`config.mk`:
```
export PLATFORM = sky130hd
export DESIGN_NAME = labyrinth_car
export DESIGN_NICKNAME = labyrinth_car
export VERILOG_FILES = /design/flow/design.v
export SDC_FILE = /design/flow/constraint.sdc
export NUM_CORES = 4
export LEC_CHECK = 0
export CAP_MARGIN = 20
export CELL_PAD_IN_SITES_DETAIL_PLACEMENT = 2
export CORE_ASPECT_RATIO = 1.57
export CORE_MARGIN = 4
export CORE_UTILIZATION = 23
export CTS_CLUSTER_SIZE = 13
export GPL_ROUTABILITY_DRIVEN = 1
export GPL_TIMING_DRIVEN = 0
export MIN_ROUTING_LAYER = met1
export PLACE_DENSITY_LB_ADDON = 0.14
export SETUP_SLACK_MARGIN = 1.6
export SLEW_MARGIN = 10
```
`design.v`:
```
module UART_Tx
(
   input       i_Clock		,
   input       i_Reset		,	 
   input       i_TX_DV		,
   input [7:0] i_TX_Byte	,
   output reg  o_TX_Serial	,
   output      o_TX_Done
 );
  parameter CLKS_PER_BIT =       5;
  parameter IDLE         =  3'b000;
  parameter TX_START_BIT =  3'b001;
  parameter TX_DATA_BITS =  3'b010;
  parameter TX_STOP_BIT  =  3'b011;
  parameter CLEANUP      =  3'b100;
  reg [ 2:0] r_SM_Main     ;
  reg [12:0] r_Clock_Count ;
  reg [ 2:0] r_Bit_Index   ;
  reg [ 7:0] r_TX_Data     ;
  reg        r_TX_Done     ;
  reg        r_TX_Active   ;
  always @(posedge i_Clock)
  begin
    if (i_Reset)
    begin
      r_SM_Main     <= IDLE;
      r_Clock_Count <= 0;
      r_Bit_Index   <= 0;
      r_TX_Data     <= 0;
      r_TX_Done     <= 1'b0;
      r_TX_Active   <= 1'b0;
      o_TX_Serial   <= 1'b1;
    end
    else
    case (r_SM_Main)
      IDLE :
        begin
          o_TX_Serial   <= 1'b1;          
          r_TX_Done     <= 1'b0;
          r_Clock_Count <= 0;
          r_Bit_Index   <= 0;
          if (i_TX_DV)
          begin
            r_TX_Active <= 1'b1;
            r_TX_Data   <= i_TX_Byte;
            r_SM_Main   <= TX_START_BIT;
          end
          else
            r_SM_Main <= IDLE;
        end  
      TX_START_BIT :
        begin
          o_TX_Serial <= 1'b0;
          if (r_Clock_Count < CLKS_PER_BIT-1)
          begin
            r_Clock_Count <= r_Clock_Count + 1;
            r_SM_Main     <= TX_START_BIT;
          end
          else
          begin
            r_Clock_Count <= 0;
            r_SM_Main     <= TX_DATA_BITS;
          end
        end  
      TX_DATA_BITS :
        begin
          o_TX_Serial <= r_TX_Data[r_Bit_Index];
          if (r_Clock_Count < CLKS_PER_BIT-1)
          begin
            r_Clock_Count <= r_Clock_Count + 1;
            r_SM_Main     <= TX_DATA_BITS;
          end
          else
          begin
            r_Clock_Count <= 0;
            if (r_Bit_Index < 7)
            begin
              r_Bit_Index <= r_Bit_Index + 1;
              r_SM_Main   <= TX_DATA_BITS;
            end
            else
            begin
              r_Bit_Index <= 0;
              r_SM_Main   <= TX_STOP_BIT;
            end
          end
        end  
      TX_STOP_BIT :
        begin
          o_TX_Serial <= 1'b1;
          if (r_Clock_Count < CLKS_PER_BIT-1)
          begin
            r_Clock_Count <= r_Clock_Count + 1;
            r_SM_Main     <= TX_STOP_BIT;
          end
          else
          begin
            r_TX_Done     <= 1'b1;
            r_Clock_Count <= 0;
            r_SM_Main     <= CLEANUP;
            r_TX_Active   <= 1'b0;
          end
        end  
      CLEANUP :
        begin
          r_TX_Done <= 1'b1;
          r_SM_Main <= IDLE;
        end
      default :
        r_SM_Main <= IDLE;
    endcase
  end
  assign o_TX_Done   = r_TX_Done;
endmodule
module hcsr04
(
	input  					clk			,
	input  					rst			,	 
	input  					echoPin		,	 
	output reg 				trigPin		,	 
	output wire [11:0]	o_distance	, 	 
	output reg 				M_end				 
);
localparam [11:0] TRIG_LEN    = 12'd5;      
localparam [11:0] PERIOD      = 12'd3000;   
localparam [11:0] COUNTER_1CM = 12'd4;      
reg [11:0] 	counter			 ;  
reg [11:0]	echoHighCounter ;  
reg [11:0]  distance;
reg [11:0]  cnt_n;
reg [11:0]  dist_n;
reg         mend_n;
always@(posedge clk)
begin
	if (rst)
	begin
		counter         <= 0;
		echoHighCounter <= 0;
		distance        <= 0;
		M_end           <= 0;
		trigPin         <= 0;
	end
	else
	begin
		cnt_n  = counter + 1;
		dist_n = distance;
		mend_n = M_end;
		if(cnt_n <= TRIG_LEN)
			trigPin <= 1;
		else
			trigPin <= 0;
		if(echoPin)
			echoHighCounter <= echoHighCounter + 1;
		else
		begin
			if(echoHighCounter!=0)
			begin
				dist_n = echoHighCounter;
				echoHighCounter <= 0;
				if(dist_n >= 5*COUNTER_1CM && dist_n <= 180*COUNTER_1CM) mend_n = 1;
				else mend_n = 0;
			end
		end
		if(cnt_n == PERIOD)
		begin
			cnt_n  = 0;
			mend_n = 0;
		end
		counter  <= cnt_n;
		distance <= dist_n;
		M_end    <= mend_n;
	end
end
assign o_distance = distance;
endmodule
module PWM_generator
(
	input 					clk	,
	input 					rst	,	 
	input  		[27:0] 	duty	,	 
	output reg 	[ 3:0] 	IN			 
);
reg [12:0] counter;
reg [12:0] cnt_n;
always@(posedge clk)
begin
	if (rst)
	begin
		counter <= 0;
		IN      <= 4'b0000;
	end
	else
	begin
		cnt_n = counter + 1;
		if(cnt_n <= 62*duty[6:0])
			IN[0] <= 1;
		else
			IN[0] <= 0;
		if(cnt_n <= 62*duty[13:7])
			IN[1] <= 1;
		else
			IN[1] <= 0;
		if(cnt_n <= 62*duty[20:14])
			IN[2] <= 1;
		else
			IN[2] <= 0;
		if(cnt_n <= 62*duty[27:21])
			IN[3] <= 1;
		else
			IN[3] <= 0;
		if(cnt_n == 6200)
			counter <= 0;
		else
			counter <= cnt_n;
	end
end
endmodule
module algoritamKretanja
(
	input 				clk,
	input 				rst,		 
	input 		 [11:0] USR,		 
	input 		 [11:0]	USL,		 
	input 		 [11:0]	USM,		 
	input 				endR,		 
	input 				endL,		 
	input 				endM,		 
	output 	reg			TxEnable,	 
	output 	reg [ 7:0] 	TxData,		 
	output 	reg [27:0]	duty,		 
	output 	reg led,
	output 	reg buzzer
);
localparam [16:0] IDLE_WAIT     = 17'd50000;    
localparam [16:0] SENDINIT_WAIT = 17'd105;      
localparam [ 6:0] SENDINIT_MSG2 = 7'd100;       
localparam [ 6:0] SENDINIT_END  = 7'd101;
localparam [16:0] WAIT_LEFT     = 17'd3001;     
localparam [11:0] SEND_PERIOD   = 12'd3000;     
localparam [16:0] straight      = 17'd70500;    
localparam [16:0] turningTime   = 17'd55000;    
localparam [16:0] pause         = 17'd50000;    
localparam [16:0] turnTime      = 17'd80000;    
localparam [16:0] END_BLINK     = 17'd25000;    
localparam [ 5:0] numberOfMeasures = 6'd32;     
localparam        SHIFT         = 2;            
reg [16:0] 	statesCounter 	 ;	 
reg [11:0] 	counterSending 	 ;	 
reg [ 6:0] 	countSendingINIT ;	 
reg [16:0]  countSendingTurns;	 
reg [ 7:0] distanceL ;
reg [ 7:0] distanceD ;
reg [ 7:0] distanceS ;
reg [ 7:0]  initS	 ;		 
reg 		initEnd	 ;		 
reg [ 5:0]  NMeasures;		 
reg [13:0]	sum		 ;		 
reg [ 2:0] 	STATE;
parameter IDLE 				= 3'b000;
parameter INIT 				= 3'b001;
parameter sendingINIT 		= 3'b010;
parameter STRAIGHT 			= 3'b011;
parameter turningRIGHT 		= 3'b100;
parameter turningLEFT		= 3'b101;
parameter TURN 				= 3'b110;
parameter END 				= 3'b111;
parameter initialization 	= 3'd1;
parameter turnedRight 		= 3'd2;
parameter turnedLeft 		= 3'd3;
parameter turned 			= 3'd4;
reg [7:0] turns;	 
reg [7:0] turning;	 
reg [2:0] index;	 
wire rightBigger;
wire leftBigger;
wire centralSmaller9;
wire centralBigger43;
assign rightBigger = distanceD > 21;
assign leftBigger = distanceL > 21;
assign centralBigger43 = distanceS > 43;
assign centralSmaller9 = distanceS <= 9;
reg endR_q, endL_q, endM_q;
reg [ 5:0] nm_n;
reg [ 7:0] ds_n;
reg [13:0] sum_n;
always@(posedge clk)
begin
	if (rst)
	begin
		endR_q    <= 0;
		endL_q    <= 0;
		endM_q    <= 0;
		distanceD <= 0;
		distanceL <= 0;
		distanceS <= 0;
		NMeasures <= 0;
		sum       <= 0;
		initS     <= 0;
		initEnd   <= 0;
	end
	else
	begin
		endR_q <= endR;
		endL_q <= endL;
		endM_q <= endM;
		if (endR && !endR_q)
			distanceD <= USR >> SHIFT;
		if (endL && !endL_q)
			distanceL <= USL >> SHIFT;
		if (endM && !endM_q)
		begin
			if(STATE == INIT)
			begin
				nm_n  = NMeasures + 1;
				ds_n  = USM >> SHIFT;
				sum_n = sum + ds_n;
				NMeasures <= nm_n;
				distanceS <= ds_n;
				sum       <= sum_n;
				if(nm_n == numberOfMeasures)
				begin
					initS   <= sum_n >> 5;	 
					initEnd <= 1;
				end
			end
			else
			begin
				sum       <= 0;
				NMeasures <= 0;
				distanceS <= USM >> SHIFT;
				initEnd   <= 0;
			end
		end
	end
end
reg [16:0] sc_n;
reg [ 2:0] idx_n;
reg [ 7:0] turns_n;
reg [ 7:0] turning_n;
always@(posedge clk)
begin
	if (rst)
	begin
		STATE         <= IDLE;
		duty          <= 28'd0;
		statesCounter <= 0;
		index         <= 0;
		turns         <= 0;
		turning       <= 0;
		led           <= 0;
		buzzer        <= 0;
	end
	else
	begin
		sc_n      = statesCounter;
		idx_n     = index;
		turns_n   = turns;
		turning_n = turning;
		case(STATE)
			IDLE:
			begin
				sc_n = statesCounter + 1;
				duty <= {7'd0, 7'd0, 7'd0, 7'd0};
				if(sc_n == IDLE_WAIT)
				begin
					STATE <= INIT;
					sc_n  = 0;
				end
			end
			INIT:
			begin
				duty <= {7'd0, 7'd0, 7'd0, 7'd0};
				if(initEnd) STATE <= sendingINIT;
			end
			sendingINIT:
			begin
				duty <= {7'd0, 7'd0, 7'd0, 7'd0};
				sc_n = statesCounter + 1;
				if(statesCounter == SENDINIT_WAIT)
				begin
					STATE <= STRAIGHT;
					sc_n  = 0;
				end
			end
			STRAIGHT:
			begin
				if(turning[index]==0)
				begin
					if(!leftBigger && !rightBigger && !centralSmaller9) followLeft;
					else if(leftBigger && centralBigger43 && distanceD > 11 && !rightBigger) STATE <= END;
					else if(leftBigger || rightBigger)
					begin
						if(centralBigger43)		 
						begin
							idx_n = index + 1;
							turning_n[idx_n] = 0;
							turns_n[idx_n] = leftBigger ? 1'b0 : 1'b1;
						end
						STATE <= leftBigger ? turningLEFT : turningRIGHT;
					end
					else if(!leftBigger && !rightBigger && centralSmaller9)
						STATE <= TURN;
				end
				else	 
				begin
					case({rightBigger, leftBigger, centralBigger43})
						3'b110:
						begin
							idx_n = index - 1;
							if(turns[index] == 1)
								STATE <= turningRIGHT;
							else
								STATE <= turningLEFT;
						end
						3'b100: STATE <= turningRIGHT;
						3'b010:
						begin
							sc_n = statesCounter + 1;
							if(sc_n == WAIT_LEFT)
							begin
								STATE <= turningLEFT;
								sc_n  = 0;
							end
						end
						3'b000:
						begin
							if(centralSmaller9) STATE <= TURN;
						end
						3'b101, 3'b001: followLeft;
						3'b011: followRight;
						default: ;
					endcase
				end
			end
			turningLEFT:
			begin
				sc_n = statesCounter + 1;
				if(statesCounter <= straight)
					duty <= {7'd60, 7'd60, 7'd0, 7'd0};
				else if(statesCounter > straight && statesCounter < straight + turningTime)
					duty <= {7'd80, 7'd0, 7'd0, 7'd0};
				else if (statesCounter == straight + turningTime)
				begin
					sc_n  = 0;
					STATE <= IDLE;
					duty  <= {7'd0, 7'd0, 7'd0, 7'd0};
				end
			end
			turningRIGHT:
			begin
				sc_n = statesCounter + 1;
				if(statesCounter <= straight)
					duty <= {7'd60, 7'd60, 7'd0, 7'd0};
				else if(statesCounter > straight && statesCounter < straight + turningTime)
					duty <= {7'd0, 7'd80, 7'd0, 7'd0};
				else if (statesCounter == straight + turningTime)
				begin
					sc_n  = 0;
					STATE <= IDLE;
					duty  <= {7'd0, 7'd0, 7'd0, 7'd0};
				end
			end
			TURN:
			begin
				sc_n = statesCounter + 1;
				if(statesCounter <= pause)
					duty <= {7'd0, 7'd0, 7'd0, 7'd0};
				else if(statesCounter > pause && statesCounter < pause + turnTime)
					duty <= {7'd0, 7'd65, 7'd75, 7'd0};
				else if (statesCounter == pause + turnTime)
				begin
					sc_n  = 0;
					STATE <= IDLE;
					turning_n[index] = 1;
				end
			end
			END:
			begin
				duty <= {7'd0, 7'd0, 7'd0, 7'd0};
				sc_n = statesCounter + 1;
				if(statesCounter == END_BLINK)
				begin
					led    <= !led;
					buzzer <= !buzzer;
					sc_n   = 0;
				end
			end
			default:
				STATE <= IDLE;
		endcase
		statesCounter <= sc_n;
		index         <= idx_n;
		turns         <= turns_n;
		turning       <= turning_n;
	end
end
task followLeft;
	begin
		if(distanceL == 11)	  duty <= {7'd55, 7'd55, 7'd0, 7'd0};
		if(distanceL < 11) 	  duty <= {7'd55, 7'd65, 7'd0, 7'd0};
		else if(distanceL > 11) duty <= {7'd65, 7'd55, 7'd0, 7'd0};
	end
endtask
task followRight;
	begin
		if(distanceD == 11)	  duty <= {7'd55, 7'd55, 7'd0, 7'd0};
		if(distanceD < 11) 	  duty <= {7'd65, 7'd55, 7'd0, 7'd0};
		else if(distanceD > 11) duty <= {7'd55, 7'd65, 7'd0, 7'd0};
	end
endtask
reg [ 6:0] csi_n;
reg [16:0] cst_n;
always@(posedge clk)
begin
	if (rst)
	begin
		TxEnable          <= 0;
		TxData            <= 0;
		counterSending    <= 0;
		countSendingINIT  <= 0;
		countSendingTurns <= 0;
	end
	else
	case(STATE)
		sendingINIT:
		begin
			csi_n = countSendingINIT + 1;
			countSendingINIT <= csi_n;
			if(csi_n == 1)
			begin
				TxData 	<= initialization;
				TxEnable <= 1;
			end
			else if(csi_n == SENDINIT_MSG2)
			begin
				TxData 	<= initS;
				TxEnable <= 1;
			end
			else if(csi_n == SENDINIT_END)
			begin
				TxEnable 		 <= 0;
				counterSending	 <= 0;
			end
			else TxEnable <= 0;
		end
		STRAIGHT:
		begin
			countSendingTurns <= 0;
			if(counterSending == SEND_PERIOD)
			begin
				TxData 			 <= distanceS;
				TxEnable 		 <= 1;
				counterSending	 <= 0;
				countSendingINIT <= 0;
			end
			else
			begin
				counterSending <= counterSending + 1;
				TxEnable <= 0;
			end
		end
		turningLEFT, turningRIGHT:
		begin
			cst_n = countSendingTurns + 1;
			countSendingTurns <= cst_n;
			if(cst_n <= straight)	 
			begin
				if(counterSending == SEND_PERIOD)
				begin
					TxData 			<= distanceS;
					TxEnable 		<= 1;
					counterSending	<= 0;
				end
				else
				begin
					counterSending <= counterSending + 1;
					TxEnable <= 0;
				end
			end
			else
			begin
				if(TxData != ((STATE == turningLEFT) ? turnedLeft : turnedRight))	 
				begin
					TxData 	<= (STATE == turningLEFT) ? turnedLeft : turnedRight;
					TxEnable <= 1;
				end
				else TxEnable <= 0;
			end
		end
		TURN:
		begin
			if(TxData != turned)
			begin
				TxData 	<= turned;
				TxEnable <= 1;
			end
			else TxEnable <= 0;
		end
		default: ;
	endcase
end
endmodule
module labyrinth_car
(
	input  		 clk	,
	input  		 rst	,	 
	input  		 echoR,
	input  		 echoL,
	input  		 echoM,
	output 		 trigR,	 
	output 		 trigL,
	output 		 trigM,
	output 		 Tx	,
	output [3:0] motors_PWM,
	output 		 led,
	output 		 buzzer
);
wire [ 7:0] dataTransmit;
wire 			TxEnable 	;
wire [11:0] distanceR	;
wire [11:0] distanceL	;
wire [11:0] distanceM	;
wire 			endR 			;
wire 			endL			;
wire 			endM			;
wire [27:0]	duty			;
UART_Tx UART_Transmitter(
	.i_Clock(clk)        	,
	.i_Reset(rst)        	,
	.i_TX_DV(TxEnable)     	,
	.i_TX_Byte(dataTransmit),
	.o_TX_Serial(Tx) 		,
	.o_TX_Done()
);
algoritamKretanja AK
(
	.clk(clk)		,
	.rst(rst)		,
	.USR(distanceR),
	.USL(distanceL),
	.USM(distanceM),
	.endR(endR)		,
	.endL(endL)		,
	.endM(endM)		,
	.TxEnable(TxEnable)	,
	.TxData(dataTransmit),
	.duty(duty),
	.led(led),
	.buzzer(buzzer)
);
hcsr04 UltrasonicR
(
	.clk(clk)		,
	.rst(rst)		,
	.echoPin(echoR),
	.trigPin(trigR),
	.o_distance(distanceR),
	.M_end(endR)
);
hcsr04 UltrasonicL
(
	.clk(clk)		,
	.rst(rst)		,
	.echoPin(echoL),
	.trigPin(trigL),
	.o_distance(distanceL),
	.M_end(endL)
);
hcsr04 UltrasonicM
(
	.clk(clk)		,
	.rst(rst)		,
	.echoPin(echoM),
	.trigPin(trigM),
	.o_distance(distanceM),
	.M_end(endM)
);
PWM_generator PWM
(
	.clk(clk)	,
	.rst(rst)	,
	.duty(duty)	,
	.IN(motors_PWM)
);
endmodule
```
`constraint.sdc`:
```
create_clock -name core_clock -period 5.43 [get_ports {clk}]
set_input_delay 1.0860 -clock core_clock [delete_from_list [all_inputs] [get_ports {clk}]]
set_output_delay 1.0860 -clock core_clock [all_outputs]
set_load 0.01 [all_outputs]
```
`run.sh`:
```
#!/bin/bash
# the make line also repeats each setting of config.mk as NAME=value (left out here)
make -C /OpenROAD-flow-scripts/flow DESIGN_CONFIG=/design/flow/config.mk WORK_HOME=/design/flow/orfs CLKGATE_MAP_FILE= finish
```
==> results of run 1 <==
-- final cells by class --
type	instances	share of cell area
repair buffers	47	0.0164
flip-flops and latches	323	0.270
inverters	168	0.0264
multi-input cells	1845	0.543
clock inverters	15	0.00979
clock buffers	63	0.0535
plain buffers	117	0.0204
well taps	1173	0.0608
-- per-layer routing --
layer,share of wire,vias to the layer above,global-route usage
met2,0.55,188,0.300
met5,0,-,0
met4,0.040,0,0.0598
met1,0.38,9274,0.160
li1,-,8795,-
met3,0.023,128,0.0187
-- per-stage QoR --
| step | instance area (µm²) | hold WS (ns) | worst slack, ns | power (W) | cells |
|---|---|---|---|---|---|
| final | 24100 | 0.449 | 0.772 | 0.00573 | 3751 |
| after global routing | 24100 | 0.474 | 0.488 | 0.00595 | 3751 |
| after CTS | 23900 | 0.454 | 0.667 | 0.00584 | 3738 |
| after detailed placement | 22200 | 0.420 | 0.470 | 0.00271 | 3640 |
| after global placement | 22100 | 0.413 | 0.603 | 0.00270 | 3637 |
| after floorplan | 20600 | 0.393 | 1.05 | 0.00259 | 2453 |
-- what timing repair did --
| item | in CTS | in global routing |
|---|---|---|
| cloned | 0 | 0 |
| setup endpoints to repair | 16 | 4 |
| buffers inserted | 20 | 12 |
| gates resized | 33 | 34 |
| hold endpoints to repair | 0 | 0 |
| pin swaps | 39 | 35 |
==> reports/qor.csv, run 1 <==
stage;metric;value;unit
global_routing;initial antenna violation count;4;
critical_path;Critical Path Sink Type;flip-flop;
timing;fin crit share;0.858;
status;outcome;no timing/DRC/antenna violations;
detailed_routing;initial DRC count;582;
clock_network;worst-case clock buffer depth;3;
timing;Slew headroom;0.287;
timing;Final min period;4.66;ns
global_routing;number of global-route vias before repair;20400;
clock_network;Worst-path clk slew;0.07;ns
power_and_ir_drop;Sequential Power Share;0.419;
synthesis;syn_nets;2681;
power_and_ir_drop;Largest Pwr Group;clock;
critical_path;CP delay by family, top;adder cells;
floorplan;CORE AREA;0.0880;mm²
power_and_ir_drop;P_comb;0.000250;W
placed_design;HPWL Detailed;55900;µm
detailed_routing;vias per std cell;4.90;
power_and_ir_drop;clock share of power;0.537;
timing;Slew @ Worst Pin;1.07;ns
detailed_routing;remaining antenna violation count after routing;0;
clock_network;Num CTS Buffers;42;
floorplan;Die X;246;µm
clock_network;CTS sink cnt;323;
power_and_ir_drop;switching share of power;0.241;
worst_hold_path;class of the worst hold path;reg -> reg;
synthesis;ys cells;2453;
synthesis;Dominant comb cell;simple AND/OR/NAND/NOR gates;
synthesis;Simple Share, Synth;0.223;
critical_path;Slowest cell on crit path;fa_1;
clock_network;root buffer selected by CTS;clkbuf_16;
timing;setup violators final;0;
critical_path;CP Cell Sequence;fa_1 > fa_1 > inv_1 > fa_1 > inv_1 > ha_4 > nor2b_1 > o21ai_2 > a21oi_1 > o21ai_1 > nand2b_1 > a21o_1 > a21oi_2 > xor2_1 > ha_1 > and4_4 > nand4_1 > or3_4 > nand2_1 > a21oi_1 > a211oi_1;
detailed_routing;Antenna Cells;0;
clock_network;H-tree level count;2;
synthesis;post-synth tally of flip-flops with integrated enable;0;
synthesis;Mapped Avg Cell Area;8.34;µm²
critical_path;CP max FO;4;
critical_path;R2R setup slack;0.77;ns
timing;Slew Viols, Final;0;
timing;Final Hold Fails;0;
synthesis;Dominant Register Cell;dfxtp_1;
finish;Sequential Area;0.00652;mm²
synthesis;Syn. warnings;4;
detailed_routing;WL/cell;19.4;µm
critical_path;max incr delay on CP;0.53;ns
synthesis;largest area contributor in the netlist;dfxtp_1;
power_and_ir_drop;Switch Pwr;0.00138;W
power_and_ir_drop;Clk. pwr;0.00308;W
clock_network;# hold bufs at CTS;0;
critical_path;reg2reg start;AK.duty[0]$_SDFFE_PP0P_;
floorplan;num ports;15;
synthesis;Yosys chip area;0.0205;mm²
timing;unrepaired setup endpoints after global routing;true;
global_routing;largest net degree at the start of global routing;13;
worst_hold_path;Hold Crit Start;UltrasonicL.distance[2]$_SDFFE_PP0P_;
critical_path;CP Depth;21;
synthesis;Multiplexer share;0.0301;
detailed_routing;drt first pass iters;5;
synthesis;Cell area leaders;dfxtp_1 (32%), ha_1 (10%), fa_1 (5.6%);
synthesis;asr flop ratio synth;0;
synthesis;Post-synth seq share;0.316;
finish;Layout area overhead;18.0;%
floorplan;die span in y;382;µm
power_and_ir_drop;Max VDD drop;236;µV
floorplan;total die area;0.0939;mm²
power_and_ir_drop;Leak Pwr;9.35;nW
critical_path;crit path from;AK.duty[0]$_SDFFE_PP0P_;
detailed_routing;DRC viols;0;
critical_path;crit-path most repeated cell;fa_1;
critical_path;crit start category;flip-flop;
floorplan;Starting Density;0.233;
placed_design;Buffers on Ports;11;
finish;Final Util;0.274;
synthesis;Adder-Cell Fraction of Synth Area;0.157;
synthesis;Cell Type Count;98;
power_and_ir_drop;Pwr Density;237;mW/mm²
synthesis;Post-Synth AOI/OAI Area;0.161;
critical_path;worst endpoint data arrival time;5.15;ns
synthesis;Largest type area fraction;0.316;
synthesis;Post-Syn Area;0.0205;mm²
job;max_cap viols;0;
power_and_ir_drop;seq pwr;0.00240;W
critical_path;CP required;5.92;ns
clock_network;CTS tree;yes;
synthesis;Registers, synthesis;323;
timing;Max Freq;0.215;GHz
synthesis;xor/xnor share of the synthesized area;0.0569;
detailed_routing;total number of vias;18400;
floorplan;Cell Rows;136;
synthesis;Post-Synthesis Cells;2453;
critical_path;Bufs and invs on worst path;2;
global_routing;gr ovfl total;0;
finish;final net count;2772;
timing;Sum Neg Setup Slack;0;ns
placed_design;GPL Wtd Cong;0.810;
critical_path;crit path to;PWM.IN[0]$_SDFF_PP0_;
global_routing;Global Route Usage Sum;0.152;
synthesis;Yosys top cell by instances;dfxtp_1;
power_and_ir_drop;Comb pwr share;0.044;
worst_hold_path;Min-Delay Path Depth;2;
critical_path;R2R cell count;21;
finish;Fillers;10100;
worst_hold_path;worst hold endpoint;AK.distanceL[0]$_SDFFE_PP0P_;
clock_network;clk latency late pin;0.59;ns
global_routing;first-pass GRT wire length;115000;µm
detailed_routing;final WL;72700;µm
job;Log Warnings;64;
power_and_ir_drop;Cell Int Power;0.00435;W
critical_path;kind of critical path;reg -> reg;
synthesis;Synth top cells by count;dfxtp_1 (323), nor2_1 (269), nand2_1 (236);
finish;logic area;0.0131;mm²
critical_path;reg-to-reg endpoint;PWM.IN[0]$_SDFF_PP0_;
timing;Clock Skews;0.0325;ns
==> inputs of run 2 (changes only) <==
- ABC_AREA: not set -> 1
- CELL_PAD_IN_SITES_DETAIL_PLACEMENT: 2 -> not set
- CORE_ASPECT_RATIO: 1.57 -> not set
- CORE_MARGIN: 4 -> 2
- CORE_UTILIZATION: 23 -> 72
- CTS_CLUSTER_SIZE: 13 -> not set
- GPL_ROUTABILITY_DRIVEN: 1 -> not set
- GPL_TIMING_DRIVEN: 0 -> not set
- MIN_ROUTING_LAYER: met1 -> not set
- PLACE_DENSITY_LB_ADDON: 0.14 -> 0.19
- SETUP_SLACK_MARGIN: 1.6 -> not set
- SLEW_MARGIN: 10 -> 20
- clock period: 5.43 -> 4.47 ns (I/O delays scaled with it)
==> run 2 against run 1 <==
Net effect:
- now fails the layout checks on negative setup slack
- global-route usage grew 17 points
- clock power down 7.1%
- hold slack got worse by 0.029 ns
- critical path depth grew 1
- highest routed layer unchanged
==> reports/qor.csv, run 2 <==
stage;metric;value;unit;change
status;outcome;complete, but fails checks;;
status;layout check faults;negative setup slack;;
power_and_ir_drop;Clk. pwr;0.00286;W;-7.1%
detailed_routing;total number of vias;19400;;+5.4%
floorplan;Cell Rows;61;;-55%
clock_network;root buffer selected by CTS;clkbuf_16;;
global_routing;initial antenna violation count;0;;-4
critical_path;crit start category;flip-flop;;
synthesis;syn_nets;3087;;+15%
worst_hold_path;Hold Crit Start;UART_Transmitter.r_SM_Main[1]$_DFF_P_;;
placed_design;HPWL Detailed;35600;µm;-36%
critical_path;max incr delay on CP;0.52;ns;about the same
power_and_ir_drop;Largest Pwr Group;registers;;
timing;Final min period;4.49;ns;-0.168 ns
critical_path;CP Cell Sequence;buf_6 > fa_1 > inv_1 > fa_1 > inv_2 > fa_1 > ha_4 > a21o_1 > nand3_1 > nand2_1 > a21oi_2 > nor2_1 > o21ai_1 > nand2_1 > nand2_1 > nand2_2 > a21oi_2 > xor2_1 > ha_1 > nand4_1 > or4_4 > a21oi_2;;
clock_network;worst-case clock buffer depth;3;;unchanged
placed_design;area post-placement;0.0211;mm²;-4.8%
critical_path;crit path from;AK.duty[9]$_SDFFE_PP0P_;;
worst_hold_path;worst hold endpoint;UART_Transmitter.r_SM_Main[0]$_DFF_P_;;
synthesis;Largest type area fraction;0.314;;-0.00223
clock_network;clk latency late pin;0.55;ns;-0.04 ns
global_routing;number of global-route vias before repair;18500;;-9.3%
power_and_ir_drop;switching share of power;0.235;;-0.00528
floorplan;CORE AREA;0.0280;mm²;-68%
timing;Slew @ Worst Pin;1.07;ns;-0.00133 ns
power_and_ir_drop;seq pwr;0.00295;W;+23%
synthesis;Registers, synthesis;323;;unchanged
finish;Non-Filler Instances;3282;;-13%
finish;Layout area overhead;9.96;%;
power_and_ir_drop;Cell Int Power;0.00464;W;+6.8%
timing;Clock Skews;0.0397;ns;+0.00724 ns
floorplan;die span in y;173;µm;-55%
timing;unrepaired setup endpoints after global routing;true;;
global_routing;largest net degree at the start of global routing;91;;+78
floorplan;total die area;0.0300;mm²;-68%
power_and_ir_drop;Switch Pwr;0.00143;W;+3.7%
detailed_routing;drt first pass iters;5;;unchanged
synthesis;asr flop ratio synth;0;;unchanged
synthesis;Post-synth seq share;0.314;;-0.00223
power_and_ir_drop;Comb pwr share;0.044;;about the same
job;max_cap viols;0;;unchanged
critical_path;R2R cell count;22;;+4.8%
floorplan;num ports;15;;unchanged
finish;post-route cell area;0.0227;mm²;-6.2%
timing;minimum setup slack in the final design;-0.0196;ns;-0.792 ns
clock_network;H-tree level count;2;;unchanged
synthesis;Syn. warnings;4;;unchanged
critical_path;CP max FO;2;;-2
synthesis;ys cells;2859;;+17%
critical_path;Critical Path Sink Type;flip-flop;;
synthesis;largest area contributor in the netlist;dfxtp_1;;
critical_path;Bufs and invs on worst path;3;;+1
synthesis;Synth top cells by count;nand2_1 (512), inv_1 (374), nor2_1 (337);;
placed_design;Placed Instances;3206;;-12%
worst_hold_path;class of the worst hold path;reg -> reg;;
timing;Slew headroom;0.287;;+0.000889
critical_path;worst endpoint data arrival time;4.94;ns;-0.21 ns
power_and_ir_drop;P_comb;0.000266;W;+6%
critical_path;kind of critical path;reg -> reg;;
critical_path;crit path to;PWM.IN[1]$_SDFF_PP0_;;
synthesis;Post-Syn Area;0.0206;mm²;+0.71%
detailed_routing;WL/cell;15.4;µm;-20%
floorplan;Starting Density;0.736;;+0.503
timing;setup violators final;1;;+1
power_and_ir_drop;Leak Pwr;9.87;nW;+5.5%
clock_network;Worst-path clk slew;0.06;ns;about the same
detailed_routing;vias per std cell;5.90;;+20%
timing;Slew Viols, Final;0;;unchanged
synthesis;Mapped Avg Cell Area;7.21;µm²;-14%
synthesis;Cell Type Count;61;;-38%
synthesis;Yosys chip area;0.0206;mm²;+0.71%
power_and_ir_drop;Max VDD drop;331;µV;+40%
detailed_routing;DRC viols;0;;unchanged
placed_design;GPL Wtd Cong;0.975;;+20%
global_routing;gr ovfl total;0;;unchanged
synthesis;Yosys top cell by instances;nand2_1;;
floorplan;Die X;173;µm;-30%
job;Log Warnings;63;;-1.6%
clock_network;CTS tree;yes;;
timing;fin crit share;1.00;;+0.147
synthesis;Cell area leaders;dfxtp_1 (31%), ha_1 (10%), nand2_1 (9.3%);;
synthesis;Dominant Register Cell;dfxtp_1;;
critical_path;CP Depth;22;;+4.8%
synthesis;Dominant comb cell;simple AND/OR/NAND/NOR gates;;
critical_path;CP delay by family, top;adder cells;;
placed_design;Buffers on Ports;14;;+3
timing;worst hold slack;0.421;ns;-0.0287 ns
power_and_ir_drop;total power;0.00607;W;+6.0%
synthesis;post-synth tally of flip-flops with integrated enable;0;;unchanged
critical_path;reg2reg start;AK.duty[9]$_SDFFE_PP0P_;;
finish;final net count;3109;;+12%
timing;Final Hold Fails;0;;unchanged
synthesis;Adder-Cell Fraction of Synth Area;0.156;;-0.00111
detailed_routing;Antenna Cells;0;;unchanged
global_routing;first-pass GRT wire length;83100;µm;-27%
synthesis;xor/xnor share of the synthesized area;0.0446;;-0.0123
synthesis;Simple Share, Synth;0.261;;+0.0373
worst_hold_path;Min-Delay Path Depth;2;;unchanged
detailed_routing;remaining antenna violation count after routing;0;;unchanged
critical_path;reg-to-reg endpoint;PWM.IN[1]$_SDFF_PP0_;;
critical_path;Slowest cell on crit path;fa_1;;
global_routing;Global Route Usage Sum;0.321;;+0.169
synthesis;Post-Synthesis Cells;2859;;+17%
clock_network;Num CTS Buffers;35;;-17%
detailed_routing;final WL;50700;µm;-30%
clock_network;CTS sink cnt;323;;unchanged
critical_path;R2R setup slack;-0.02;ns;-0.79 ns
timing;Max Freq;0.223;GHz;+3.7%
power_and_ir_drop;Sequential Power Share;0.485;;+0.066
synthesis;Multiplexer share;0;;-0.0301
detailed_routing;initial DRC count;1653;;+180%
critical_path;CP required;4.92;ns;-1.00 ns
power_and_ir_drop;clock share of power;0.471;;-0.066
power_and_ir_drop;Pwr Density;268;mW/mm²;+13%
synthesis;Post-Synth AOI/OAI Area;0.138;;-0.0235
==> run 2: per-stage QoR <==
| stage | utilization | setup WS [ns] | setup TNS, ns |
|---|---|---|---|
| detailed placement | 0.754 | -0.155 | -0.288 |
| global placement | 0.754 | 0.0177 | 0 |
| floorplan | - | 0.0160 | 0 |
| finish | 0.809 | -0.0196 | -0.0196 |
| global route | 0.809 | -0.184 | -0.557 |
| CTS | 0.797 | -0.0288 | -0.0288 |
==> run 2: final cells by class <==
type / count / area (µm²)
Timing Repair Buffer: 60 / 503
Inverter: 389 / 1460
Multi-Input combinational cell: 2072 / 12600
Sequential cell: 323 / 6490
Tap cell: 378 / 473
Fill cell: 1975 / 5360
Clock inverter: 10 / 139
Clock buffer: 50 / 1000
==> run 2: layer usage <==
metal  global-route usage  vias to the layer above  share of wire
met5                    0                        -              0
met4                0.120                        0          0.032
met3               0.0438                      172          0.066
met2                0.567                      760           0.48
met1                0.398                     8991           0.42
li1                     -                     9451              -
==> run 2: repair_timing <==
action                                  in CTS  in global routing
gates resized                               15                 65
setup buffers                                0                 16
pin swaps                                    2                 50
endpoints found under the setup margin       4                  4
hold buffers                                 0                  0
==> inputs of run 3 (changes only) <==
- CORE_ASPECT_RATIO: not set -> 0.9
- CTS_CLUSTER_DIAMETER: not set -> 202
- GPL_ROUTABILITY_DRIVEN: not set -> 0
- PLACE_DENSITY_LB_ADDON: 0.19 -> 0.14
- SETUP_SLACK_MARGIN: not set -> 0.68
- SLEW_MARGIN: 20 -> 5
- clock period: 4.47 -> 3.78 ns (I/O delays scaled with it)
==> run 3 against run 2 <==
Net effect:
- the layout still fails its checks (negative setup slack)
- total power grew 18%
- synthesized area is the same
- design area grew 2.0%
- clock skew shrank 0.023 ns
- wire length grew 3.6%
- critical path depth shrank 1
- setup slack lost 0.65 ns
- clock-buffer cell count shrank 5
- largest power group unchanged
==> reports/qor.csv, run 3 <==
stage;metric;value;unit;change
timing;unrepaired setup endpoints after global routing;true;;
power_and_ir_drop;switching share of power;0.237;;+0.00135
power_and_ir_drop;Leak Pwr;10.2;nW;+3.0%
critical_path;R2R setup slack;-0.67;ns;-0.65 ns
detailed_routing;total number of vias;20000;;+3.0%
synthesis;Cell area leaders;dfxtp_1 (31%), ha_1 (10%), nand2_1 (9.3%);;
critical_path;crit start category;flip-flop;;
critical_path;CP Depth;21;;-4.5%
power_and_ir_drop;Max VDD drop;406;µV;+23%
critical_path;R2R cell count;21;;-4.5%
timing;setup violators final;4;;+3
finish;Final Util;0.825;;+0.0164
finish;Layout area overhead;12.2;%;
detailed_routing;remaining antenna violation count after routing;0;;unchanged
power_and_ir_drop;clock share of power;0.472;;about the same
synthesis;Syn. warnings;4;;unchanged
synthesis;Post-Synth AOI/OAI Area;0.138;;unchanged
floorplan;Starting Density;0.736;;about the same
timing;Clock Skews;0.0163;ns;-0.0234 ns
synthesis;Adder-Cell Fraction of Synth Area;0.156;;unchanged
synthesis;Simple Share, Synth;0.261;;unchanged
detailed_routing;Antenna Cells;0;;unchanged
clock_network;worst-case clock buffer depth;3;;unchanged
global_routing;gr ovfl total;0;;unchanged
critical_path;Critical Path Sink Type;flip-flop;;
global_routing;largest net degree at the start of global routing;155;;+70%
critical_path;CP required;4.23;ns;-0.69 ns
clock_network;root buffer selected by CTS;clkbuf_16;;
worst_hold_path;worst hold endpoint;UART_Transmitter.r_SM_Main[0]$_DFF_P_;;
detailed_routing;DRT met1 WL;21300;µm;about the same
timing;Slew headroom;0.366;;+0.0783
critical_path;Slowest cell on crit path;fa_1;;
power_and_ir_drop;seq pwr;0.00348;W;+18%
global_routing;initial antenna violation count;0;;unchanged
timing;fin crit share;1.18;;+0.173
power_and_ir_drop;Sequential Power Share;0.485;;about the same
power_and_ir_drop;Largest Pwr Group;registers;;
detailed_routing;metal2 WL;25000;µm;+2.4%
status;outcome;complete, but fails checks;;
floorplan;die span in y;164;µm;-5.0%
timing;Final min period;4.45;ns;-0.0388 ns
timing;minimum setup slack in the final design;-0.671;ns;-0.651 ns
power_and_ir_drop;P_comb;0.000306;W;+15%
detailed_routing;Max Used Layer;met4;;
critical_path;CP Cell Sequence;fa_1 > inv_2 > fa_1 > inv_2 > fa_1 > ha_4 > a21o_1 > nand3_2 > nand2_2 > a21oi_2 > nor2_1 > o21ai_1 > nand2_1 > nand2_1 > nand2_1 > a21oi_2 > xor2_1 > ha_1 > nand4_1 > or4_1 > a21oi_1;;
timing;Max Freq;0.225;GHz;+0.87%
synthesis;ys cells;2859;;unchanged
synthesis;Post-Syn Area;0.0206;mm²;unchanged
finish;post-route cell area;0.0231;mm²;+2.0%
placed_design;area post-placement;0.0218;mm²;+3.1%
clock_network;Num CTS Buffers;35;;unchanged
synthesis;syn_nets;3087;;unchanged
synthesis;Mapped Avg Cell Area;7.21;µm²;unchanged
clock_network;Worst-path clk slew;0.06;ns;about the same
synthesis;Cell Type Count;61;;unchanged
detailed_routing;drt first pass iters;6;;+1
floorplan;Cell Rows;58;;-4.9%
critical_path;crit path from;AK.duty[9]$_SDFFE_PP0P_;;
worst_hold_path;Min-Delay Path Depth;2;;unchanged
detailed_routing;initial DRC count;1999;;+21%
detailed_routing;vias per std cell;6.00;;+1.7%
synthesis;Yosys chip area;0.0206;mm²;unchanged
detailed_routing;final WL;52500;µm;+3.6%
timing;Final Hold Fails;0;;unchanged
placed_design;HPWL Detailed;36700;µm;+3.1%
timing;Slew Viols, Final;0;;unchanged
worst_hold_path;Hold Crit Start;UART_Transmitter.r_SM_Main[1]$_DFF_P_;;
synthesis;asr flop ratio synth;0;;unchanged
clock_network;# hold bufs at CTS;0;;unchanged
critical_path;reg-to-reg endpoint;PWM.IN[1]$_SDFF_PP0_;;
critical_path;CP delay by family, top;adder cells;;
timing;Sum Neg Setup Slack;-2.25;ns;-2.23 ns
synthesis;Post-Synthesis Cells;2859;;unchanged
synthesis;Registers, synthesis;323;;unchanged
clock_network;H-tree level count;2;;unchanged
synthesis;largest area contributor in the netlist;dfxtp_1;;
finish;final net count;3167;;+1.9%
floorplan;CORE AREA;0.0280;mm²;about the same
detailed_routing;Routed met3 length;4070;µm;+22%
synthesis;Multiplexer share;0;;unchanged
floorplan;total die area;0.0300;mm²;about the same
synthesis;Yosys top cell by instances;nand2_1;;
detailed_routing;DRC viols;0;;unchanged
floorplan;num ports;15;;unchanged
synthesis;Post-synth seq share;0.314;;unchanged
worst_hold_path;class of the worst hold path;reg -> reg;;
critical_path;CP max FO;3;;+1
global_routing;number of global-route vias before repair;19000;;+2.9%
status;layout check faults;negative setup slack;;
clock_network;CTS tree;yes;;
clock_network;CTS sink cnt;323;;unchanged
critical_path;kind of critical path;reg -> reg;;
detailed_routing;WL/cell;15.8;µm;+2.3%
power_and_ir_drop;Pwr Density;311;mW/mm²;+16%
global_routing;Global Route Usage Sum;0.344;;+0.0227
critical_path;reg2reg start;AK.duty[9]$_SDFFE_PP0P_;;
power_and_ir_drop;Clk. pwr;0.00339;W;+19%
synthesis;Dominant comb cell;simple AND/OR/NAND/NOR gates;;
timing;Slew @ Worst Pin;0.945;ns;-0.124 ns
global_routing;first-pass GRT wire length;86600;µm;+4.3%
synthesis;Largest type area fraction;0.314;;unchanged
critical_path;crit path to;PWM.IN[1]$_SDFF_PP0_;;
floorplan;Die X;182;µm;+5.3%
job;max_cap viols;0;;unchanged
power_and_ir_drop;Switch Pwr;0.00170;W;+19%
critical_path;worst endpoint data arrival time;4.90;ns;-0.04 ns
synthesis;xor/xnor share of the synthesized area;0.0446;;unchanged
synthesis;Synth top cells by count;nand2_1 (512), inv_1 (374), nor2_1 (337);;
power_and_ir_drop;Cell Int Power;0.00548;W;+18%
job;Log Warnings;66;;+4.8%
critical_path;max incr delay on CP;0.57;ns;+0.05 ns
clock_network;clk latency late pin;0.54;ns;about the same
placed_design;Buffers on Ports;14;;unchanged
power_and_ir_drop;Comb pwr share;0.043;;about the same
critical_path;Bufs and invs on worst path;2;;-1
synthesis;Dominant Register Cell;dfxtp_1;;
synthesis;post-synth tally of flip-flops with integrated enable;0;;unchanged
run 3: cell type report:
type | count | area (µm²)
clock buffers | 45 | 985
multi-input cells | 2072 | 12600
fillers | 1790 | 4890
flip-flops and latches | 323 | 6500
inverters | 389 | 1470
repair buffers | 118 | 947
well taps | 360 | 450
clock inverters | 17 | 145
run 3: stage by stage:
stage	worst slack (ns)	power, W	std cells	hold WS, ns
6_report	-0.671	0.00718	3324	0.419
5_1_grt	-0.968	0.00737	3324	0.433
4_1_cts	-0.569	0.00718	3320	0.422
3_5_place_dp	-0.591	0.00385	3251	0.408
3_3_place_gp	-0.399	0.00384	3251	0.402
2_1_floorplan	-0.357	0.00376	2859	0.393
run 3: layer usage:
layer / global-route usage / vias to the layer above
li1: - / 9581
met1: 0.428 / 9233
met2: 0.607 / 946
met3: 0.0463 / 199
met4: 0.138 / 0
met5: 0 / -
run 3: timing repair:
action | CTS | global route
pin swaps | 40 | 34
gates resized | 21 | 31
setup buffers | 7 | 4
setup endpoints to repair | 4 | 37
==> inputs of run 4 (changes only) <==
- CORE_ASPECT_RATIO: 0.9 -> not set
- CORE_UTILIZATION: 72 -> 70
- CTS_CLUSTER_DIAMETER: 202 -> not set
- CTS_CLUSTER_SIZE: not set -> 36
- GPL_ROUTABILITY_DRIVEN: 0 -> not set
- PLACE_DENSITY_LB_ADDON: 0.14 -> 0.12
- SETUP_SLACK_MARGIN: 0.68 -> not set
- SLEW_MARGIN: 5 -> 20
- clock period: 3.78 -> 5.11 ns (I/O delays scaled with it)
==> run 4 against run 3 <==
Net effect:
- sequential share of layout area up 1.0 points
- sequential cell count unchanged
- clock skew up 0.0075 ns
- hold slack better by 0.020 ns
- first-iteration DRC count down 24%
- the run now finishes clean
- total power down 24%
- largest power group is now clock
- combinational power down 27%
- setup slack better by 0.96 ns
- die size up 2.8%
- synthesized area unchanged
- synthesized cell count unchanged
==> reports/qor.csv, run 4 <==
stage;metric;value;unit;change
synthesis;Post-Syn Area;0.0206;mm²;unchanged
critical_path;crit start category;flip-flop;;
floorplan;total die area;0.0308;mm²;+2.8%
clock_network;root buffer selected by CTS;clkbuf_16;;
synthesis;Cell area leaders;dfxtp_1 (31%), ha_1 (10%), nand2_1 (9.3%);;
synthesis;Yosys chip area;0.0206;mm²;unchanged
timing;worst hold slack;0.439;ns;+0.0196 ns
timing;Sum Neg Setup Slack;0;ns;+2.25 ns
floorplan;Starting Density;0.714;;-0.0216
clock_network;clk latency late pin;0.54;ns;about the same
worst_hold_path;class of the worst hold path;reg -> reg;;
power_and_ir_drop;Largest Pwr Group;clock;;
synthesis;syn_nets;3087;;unchanged
critical_path;Slowest cell on crit path;fa_1;;
synthesis;Adder-Cell Fraction of Synth Area;0.156;;unchanged
synthesis;largest area contributor in the netlist;dfxtp_1;;
synthesis;Post-synth seq share;0.314;;unchanged
synthesis;Yosys top cell by instances;nand2_1;;
critical_path;kind of critical path;reg -> reg;;
synthesis;asr flop ratio synth;0;;unchanged
timing;Slew @ Worst Pin;1.03;ns;+0.0804 ns
detailed_routing;Antenna Cells;0;;unchanged
critical_path;crit path to;PWM.IN[3]$_SDFF_PP0_;;
detailed_routing;drt first pass iters;10;;+4
placed_design;pre-CTS WS;0.261;ns;+0.851 ns
detailed_routing;final WL;49500;µm;-5.8%
power_and_ir_drop;P_comb;0.000224;W;-27%
critical_path;CP Cell Sequence;inv_1 > fa_1 > inv_1 > fa_1 > inv_1 > fa_1 > inv_1 > ha_1 > a21oi_1 > nand2_1 > a21oi_1 > nor2_1 > o21ai_0 > nand2_1 > nand2_1 > nand2_1 > a21oi_1 > xor2_1 > ha_1 > a21oi_1 > nand2_1 > a21oi_1;;
power_and_ir_drop;Sequential Power Share;0.476;;-0.009
critical_path;reg-to-reg endpoint;PWM.IN[3]$_SDFF_PP0_;;
finish;Layout area overhead;7.61;%;
timing;setup violators final;0;;-4
synthesis;Largest type area fraction;0.314;;unchanged
critical_path;Critical Path Sink Type;flip-flop;;
placed_design;Buffers on Ports;14;;unchanged
clock_network;H-tree level count;2;;unchanged
critical_path;Bufs and invs on worst path;4;;+2
power_and_ir_drop;Cell Int Power;0.00418;W;-24%
clock_network;CTS sink cnt;323;;unchanged
timing;Slew Viols, Final;0;;unchanged
power_and_ir_drop;seq pwr;0.00258;W;-26%
critical_path;reg2reg start;AK.duty[25]$_SDFFE_PP0P_;;
global_routing;number of global-route vias before repair;18000;;-5.6%
synthesis;Mapped Avg Cell Area;7.21;µm²;unchanged
detailed_routing;vias per std cell;5.86;;-2.4%
timing;Final min period;4.82;ns;+0.373 ns
placed_design;HPWL Detailed;35100;µm;-4.6%
finish;Non-Filler Instances;3251;;-2.2%
floorplan;num ports;15;;unchanged
synthesis;post-synth tally of flip-flops with integrated enable;0;;unchanged
global_routing;Global Route Usage Sum;0.317;;-0.0269
synthesis;Registers, synthesis;323;;unchanged
power_and_ir_drop;switching share of power;0.230;;-0.00655
critical_path;max incr delay on CP;0.53;ns;-0.04 ns
power_and_ir_drop;Clk. pwr;0.00262;W;-23%
power_and_ir_drop;Comb pwr share;0.041;;-0.002
synthesis;Post-Synthesis Cells;2859;;unchanged
timing;unrepaired setup endpoints after global routing;false;;
timing;Clock Skews;0.0237;ns;+0.00746 ns
detailed_routing;remaining antenna violation count after routing;0;;unchanged
detailed_routing;WL/cell;15.2;µm;-3.7%
placed_design;Placed Instances;3190;;-1.9%
synthesis;Dominant Register Cell;dfxtp_1;;
global_routing;first-pass GRT wire length;82700;µm;-4.5%
status;outcome;no timing/DRC/antenna violations;;
timing;Max Freq;0.207;GHz;-7.7%
critical_path;crit path from;AK.duty[25]$_SDFFE_PP0P_;;
floorplan;die span in y;176;µm;+6.7%
synthesis;Cell Type Count;61;;unchanged
worst_hold_path;worst hold endpoint;UART_Transmitter.r_Clock_Count[6]$_SDFFE_PP0P_;;
synthesis;Multiplexer share;0;;unchanged
finish;final net count;3072;;-3.0%
worst_hold_path;Hold Crit Start;UART_Transmitter.r_Clock_Count[6]$_SDFFE_PP0P_;;
job;max_cap viols;0;;unchanged
global_routing;gr ovfl total;0;;unchanged
synthesis;Post-Synth AOI/OAI Area;0.138;;unchanged
critical_path;CP Depth;22;;+4.8%
clock_network;worst-case clock buffer depth;3;;unchanged
detailed_routing;total number of vias;19100;;-4.5%
timing;fin crit share;0.944;;-0.234
critical_path;CP delay by family, top;adder cells;;
global_routing;initial antenna violation count;0;;unchanged
power_and_ir_drop;total power;0.00542;W;-24%
worst_hold_path;Min-Delay Path Depth;2;;unchanged
critical_path;CP max FO;6;;+3
power_and_ir_drop;clock share of power;0.483;;+0.011
floorplan;Die X;176;µm;-3.7%
synthesis;Dominant comb cell;simple AND/OR/NAND/NOR gates;;
power_and_ir_drop;Pwr Density;245;mW/mm²;-21%
clock_network;CTS tree;yes;;
power_and_ir_drop;Leak Pwr;9.71;nW;-4.4%
clock_network;Worst-path clk slew;0.06;ns;about the same
synthesis;Syn. warnings;4;;unchanged
floorplan;Cell Rows;62;;+6.9%
job;Log Warnings;61;;-7.6%
synthesis;Simple Share, Synth;0.261;;unchanged
synthesis;xor/xnor share of the synthesized area;0.0446;;unchanged
timing;Slew headroom;0.316;;-0.0493
power_and_ir_drop;Switch Pwr;0.00125;W;-27%
placed_design;GPL Wtd Cong;0.958;;
clock_network;Num CTS Buffers;36;;+2.9%
synthesis;ys cells;2859;;unchanged
critical_path;R2R cell count;22;;+4.8%
global_routing;largest net degree at the start of global routing;88;;-43%
power_and_ir_drop;Max VDD drop;343;µV;-16%
critical_path;CP required;5.55;ns;+1.32 ns
synthesis;Synth top cells by count;nand2_1 (512), inv_1 (374), nor2_1 (337);;
timing;Final Hold Fails;0;;unchanged
detailed_routing;DRC viols;0;;unchanged
critical_path;worst endpoint data arrival time;5.26;ns;+0.36 ns
clock_network;postcts setup bufs;0;;-7
timing;minimum setup slack in the final design;0.287;ns;+0.957 ns
floorplan;CORE AREA;0.0289;mm²;+3.0%
detailed_routing;initial DRC count;1512;;-24%
critical_path;R2R setup slack;0.29;ns;+0.96 ns
[run 4: what timing repair did]
| item | in CTS | in global routing |
|---|---|---|
| gates resized | 0 | 3 |
| endpoints found under the setup margin | 0 | 1 |
| hold buffers | 0 | 0 |
[run 4: area by class of cell]
| cell class | count | area (µm²) |
|---|---|---|
| clock buffer | 48 | 1050 |
| clock inverter | 13 | 156 |
| fill | 2204 | 6690 |
| inverter | 389 | 1460 |
| multi-input combinational | 2072 | 12400 |
| sequential | 323 | 6470 |
| tap | 384 | 480 |
| timing repair buffer | 22 | 198 |
[run 4: per-layer routing]
metal	track usage	up-vias	part of all wire
li1	-	9359	-
met1	0.402	8897	0.43
met2	0.564	677	0.49
met3	0.0348	127	0.059
met4	0.103	0	0.027
met5	0	-	0
[run 4: metrics by stage]
stage	instance area, µm²	utilization
floorplan	20600	-
global placement	21000	0.726
detailed placement	21000	0.726
CTS	22200	0.768
global route	22200	0.768
finish	22200	0.768
==> inputs of run 5 (changes only) <==
- CAP_MARGIN: 20 -> 35
- CELL_PAD_IN_SITES_DETAIL_PLACEMENT: not set -> 2
- CELL_PAD_IN_SITES_GLOBAL_PLACEMENT: not set -> 2
- CORE_ASPECT_RATIO: not set -> 0.6
- CORE_MARGIN: 2 -> 7
- CORE_UTILIZATION: 70 -> 50
- CTS_CLUSTER_SIZE: 36 -> not set
- GPL_ROUTABILITY_DRIVEN: not set -> 0
- GPL_TIMING_DRIVEN: not set -> 1
- PLACE_DENSITY_LB_ADDON: 0.12 -> 0.25
- SLEW_MARGIN: 20 -> 25
- clock period: 5.11 -> 4.64 ns (I/O delays scaled with it)
==> run 5 against run 4 <==
Net effect:
- the flow now stops in 3_1_place_gp_skip_io
- die size is 53% higher
- synthesized cell count stayed put
- synthesized area stayed put
==> reports/qor.csv, run 5 <==
stage;metric;value;unit;change
status;outcome;aborted with a tool error;;
status;Stop stage;3_1_place_gp_skip_io;;
status;error message;[ERROR FLW-0024] Place density exceeds 1.0 (current PLACE_DENSITY_LB_ADDON =  0.25). Please check if the value of  PLACE_DENSITY_LB_ADDON is between 0 and 0.99.;;
synthesis;Registers, synthesis;323;;unchanged
synthesis;Syn. warnings;4;;unchanged
synthesis;Adder-Cell Fraction of Synth Area;0.156;;unchanged
synthesis;Yosys chip area;0.0206;mm²;unchanged
synthesis;Mapped Avg Cell Area;7.21;µm²;unchanged
synthesis;syn_nets;3087;;unchanged
floorplan;Cell Rows;57;;-8.1%
synthesis;Synth top cells by count;nand2_1 (512), inv_1 (374), nor2_1 (337);;
floorplan;Starting Density;0.509;;-0.205
synthesis;xor/xnor share of the synthesized area;0.0446;;unchanged
synthesis;Simple Share, Synth;0.261;;unchanged
synthesis;Post-synth seq share;0.314;;unchanged
floorplan;Die X;276;µm;+57%
floorplan;CORE AREA;0.0405;mm²;+40%
synthesis;asr flop ratio synth;0;;unchanged
synthesis;Yosys top cell by instances;nand2_1;;
synthesis;Largest type area fraction;0.314;;unchanged
synthesis;Post-Synthesis Cells;2859;;unchanged
synthesis;Dominant comb cell;simple AND/OR/NAND/NOR gates;;
synthesis;ys cells;2859;;unchanged
synthesis;Post-Syn Area;0.0206;mm²;unchanged
synthesis;Dominant Register Cell;dfxtp_1;;
floorplan;die span in y;171;µm;-2.5%
synthesis;post-synth tally of flip-flops with integrated enable;0;;unchanged
synthesis;largest area contributor in the netlist;dfxtp_1;;
floorplan;total die area;0.0473;mm²;+53%
synthesis;Multiplexer share;0;;unchanged
synthesis;Cell area leaders;dfxtp_1 (31%), ha_1 (10%), nand2_1 (9.3%);;
synthesis;Post-Synth AOI/OAI Area;0.138;;unchanged
synthesis;Cell Type Count;61;;unchanged
==> inputs of run 6 (changes only) <==
- CAP_MARGIN: 35 -> 0
- CELL_PAD_IN_SITES_DETAIL_PLACEMENT: 2 -> not set
- CELL_PAD_IN_SITES_GLOBAL_PLACEMENT: 2 -> not set
- CORE_ASPECT_RATIO: 0.6 -> 0.85
- CORE_MARGIN: 7 -> 2
- CORE_UTILIZATION: 50 -> 72
- CTS_CLUSTER_DIAMETER: not set -> 143
- GPL_TIMING_DRIVEN: 1 -> not set
- PLACE_DENSITY_LB_ADDON: 0.25 -> 0.02
- SLEW_MARGIN: 25 -> 20
- clock period: 4.64 -> 4.23 ns (I/O delays scaled with it)
==> run 6 against run 5 <==
Net effect:
- now fails the layout checks on negative setup slack
- die size down 37%
- synthesized area unchanged
- synthesized cell count unchanged
==> reports/qor.csv, run 6 <==
stage;metric;value;unit;change
status;outcome;complete, but fails checks;;
status;layout check faults;negative setup slack;;
timing;Slew Viols, Final;0;;
worst_hold_path;Hold Crit Start;UART_Transmitter.r_Clock_Count[8]$_SDFFE_PP0P_;;
timing;Slew @ Worst Pin;0.926;ns;
power_and_ir_drop;switching share of power;0.230;;
synthesis;Cell area leaders;dfxtp_1 (31%), ha_1 (10%), nand2_1 (9.3%);;
power_and_ir_drop;Largest Pwr Group;clock;;
worst_hold_path;Min-Delay Path Depth;2;;
placed_design;HPWL Detailed;36500;µm;
floorplan;Cell Rows;57;;unchanged
timing;setup violators final;3;;
timing;fin crit share;1.04;;
floorplan;total die area;0.0300;mm²;-37%
synthesis;Post-Synth AOI/OAI Area;0.138;;unchanged
synthesis;largest area contributor in the netlist;dfxtp_1;;
synthesis;Dominant Register Cell;dfxtp_1;;
synthesis;Post-synth seq share;0.314;;unchanged
floorplan;die span in y;160;µm;-6.6%
job;Log Warnings;65;;
synthesis;Post-Syn Area;0.0206;mm²;unchanged
global_routing;gr ovfl total;0;;
critical_path;crit path to;PWM.IN[1]$_SDFF_PP0_;;
critical_path;crit path from;AK.duty[9]$_SDFFE_PP0P_;;
timing;worst hold slack;0.439;ns;
power_and_ir_drop;Clk. pwr;0.00319;W;
detailed_routing;Antenna Cells;0;;
critical_path;kind of critical path;reg -> reg;;
global_routing;number of global-route vias before repair;18600;;
job;max_cap viols;0;;
timing;Clock Skews;0.0197;ns;
detailed_routing;total number of vias;19700;;
synthesis;xor/xnor share of the synthesized area;0.0446;;unchanged
floorplan;num ports;15;;
detailed_routing;final WL;52800;µm;
power_and_ir_drop;clock share of power;0.484;;
synthesis;Syn. warnings;4;;unchanged
critical_path;reg2reg start;AK.duty[9]$_SDFFE_PP0P_;;
critical_path;CP max FO;5;;
floorplan;CORE AREA;0.0284;mm²;-30%
detailed_routing;initial DRC count;2062;;
synthesis;Synth top cells by count;nand2_1 (512), inv_1 (374), nor2_1 (337);;
critical_path;worst endpoint data arrival time;4.86;ns;
finish;post-route cell area;0.0231;mm²;
timing;Slew headroom;0.379;;
power_and_ir_drop;Comb pwr share;0.043;;
worst_hold_path;worst hold endpoint;UART_Transmitter.r_Clock_Count[8]$_SDFFE_PP0P_;;
synthesis;Largest type area fraction;0.314;;unchanged
synthesis;Mapped Avg Cell Area;7.21;µm²;unchanged
synthesis;Simple Share, Synth;0.261;;unchanged
global_routing;initial antenna violation count;0;;
timing;Final min period;4.40;ns;
power_and_ir_drop;Max VDD drop;345;µV;
global_routing;Global Route Usage Sum;0.337;;
clock_network;Num CTS Buffers;34;;
power_and_ir_drop;Sequential Power Share;0.473;;
worst_hold_path;class of the worst hold path;reg -> reg;;
detailed_routing;remaining antenna violation count after routing;0;;
synthesis;Adder-Cell Fraction of Synth Area;0.156;;unchanged
detailed_routing;vias per std cell;5.92;;
synthesis;Multiplexer share;0;;unchanged
critical_path;CP delay by family, top;adder cells;;
power_and_ir_drop;seq pwr;0.00312;W;
critical_path;CP Cell Sequence;inv_2 > fa_1 > inv_2 > fa_1 > inv_1 > fa_1 > inv_2 > ha_4 > nand3_2 > nand2_2 > a21oi_2 > o21bai_1 > nand2_1 > nand2_1 > a21oi_2 > xor2_1 > ha_1 > nand3_1 > or4_4 > a21oi_2;;
synthesis;Registers, synthesis;323;;unchanged
synthesis;Yosys chip area;0.0206;mm²;unchanged
clock_network;CTS tree;yes;;
timing;unrepaired setup endpoints after global routing;true;;
critical_path;R2R cell count;20;;
timing;Final Hold Fails;0;;
floorplan;Starting Density;0.726;;+0.217
synthesis;post-synth tally of flip-flops with integrated enable;0;;unchanged
detailed_routing;WL/cell;15.8;µm;
synthesis;asr flop ratio synth;0;;unchanged
critical_path;Slowest cell on crit path;fa_1;;
clock_network;CTS sink cnt;323;;
power_and_ir_drop;Switch Pwr;0.00151;W;
synthesis;Post-Synthesis Cells;2859;;unchanged
synthesis;Yosys top cell by instances;nand2_1;;
critical_path;reg-to-reg endpoint;PWM.IN[1]$_SDFF_PP0_;;
clock_network;clk latency late pin;0.53;ns;
clock_network;worst-case clock buffer depth;3;;
power_and_ir_drop;Pwr Density;285;mW/mm²;
critical_path;CP Depth;20;;
synthesis;Dominant comb cell;simple AND/OR/NAND/NOR gates;;
timing;minimum setup slack in the final design;-0.172;ns;
clock_network;H-tree level count;2;;
synthesis;syn_nets;3087;;unchanged
power_and_ir_drop;total power;0.00659;W;
placed_design;pre-CTS WS;-0.297;ns;
timing;Max Freq;0.227;GHz;
synthesis;ys cells;2859;;unchanged
critical_path;CP required;4.68;ns;
clock_network;Worst-path clk slew;0.07;ns;
critical_path;Bufs and invs on worst path;4;;
global_routing;largest net degree at the start of global routing;155;;
power_and_ir_drop;Leak Pwr;10.1;nW;
placed_design;area post-placement;0.0215;mm²;
clock_network;root buffer selected by CTS;clkbuf_16;;
finish;final net count;3149;;
floorplan;Die X;187;µm;-32%
power_and_ir_drop;Cell Int Power;0.00507;W;
detailed_routing;drt first pass iters;7;;
power_and_ir_drop;P_comb;0.000283;W;
placed_design;Buffers on Ports;14;;
critical_path;crit start category;flip-flop;;
critical_path;Critical Path Sink Type;flip-flop;;
finish;Layout area overhead;12.2;%;
global_routing;first-pass GRT wire length;86100;µm;
synthesis;Cell Type Count;61;;unchanged
critical_path;max incr delay on CP;0.56;ns;
critical_path;R2R setup slack;-0.17;ns;
detailed_routing;DRC viols;0;;
[run 6: repair_timing]
| item | CTS | global route |
|---|---|---|
| cloned | 0 | 0 |
| setup endpoints to repair | 4 | 4 |
| pin swaps | 41 | 70 |
| hold buffers | 0 | 0 |
| hold endpoints to repair | 0 | 0 |
| setup buffers | 12 | 6 |
| resized | 37 | 55 |
[run 6: metal layers]
| metal | routed length (µm) | track usage | vias to the layer above |
|---|---|---|---|
| met2 | 25100 | 0.574 | 803 |
| li1 | - | - | 9512 |
| met1 | 22000 | 0.445 | 9241 |
| met3 | 4080 | 0.0503 | 156 |
| met5 | 0 | 0 | - |
| met4 | 1540 | 0.107 | 0 |
[run 6: area by class of cell]
| cell class | count | area (µm²) |
|---|---|---|
| flip-flops and latches | 323 | 6490 |
| inverters | 389 | 1460 |
| repair buffers | 101 | 818 |
| clock buffers | 46 | 986 |
| fillers | 1937 | 5270 |
| multi-input cells | 2072 | 12700 |
| well taps | 383 | 479 |
| clock inverters | 15 | 210 |
[run 6: through the flow]
step	utilization	setup TNS, ns	std cells
2_1_floorplan	-	0	2859
3_3_place_gp	0.757	-0.0959	3250
3_5_place_dp	0.757	-0.784	3250
4_1_cts	0.806	-0.331	3323
5_1_grt	0.814	-1.23	3329
6_report	0.814	-0.373	3329
Power figures rest on the tool's default switching activity, not on a simulated workload.
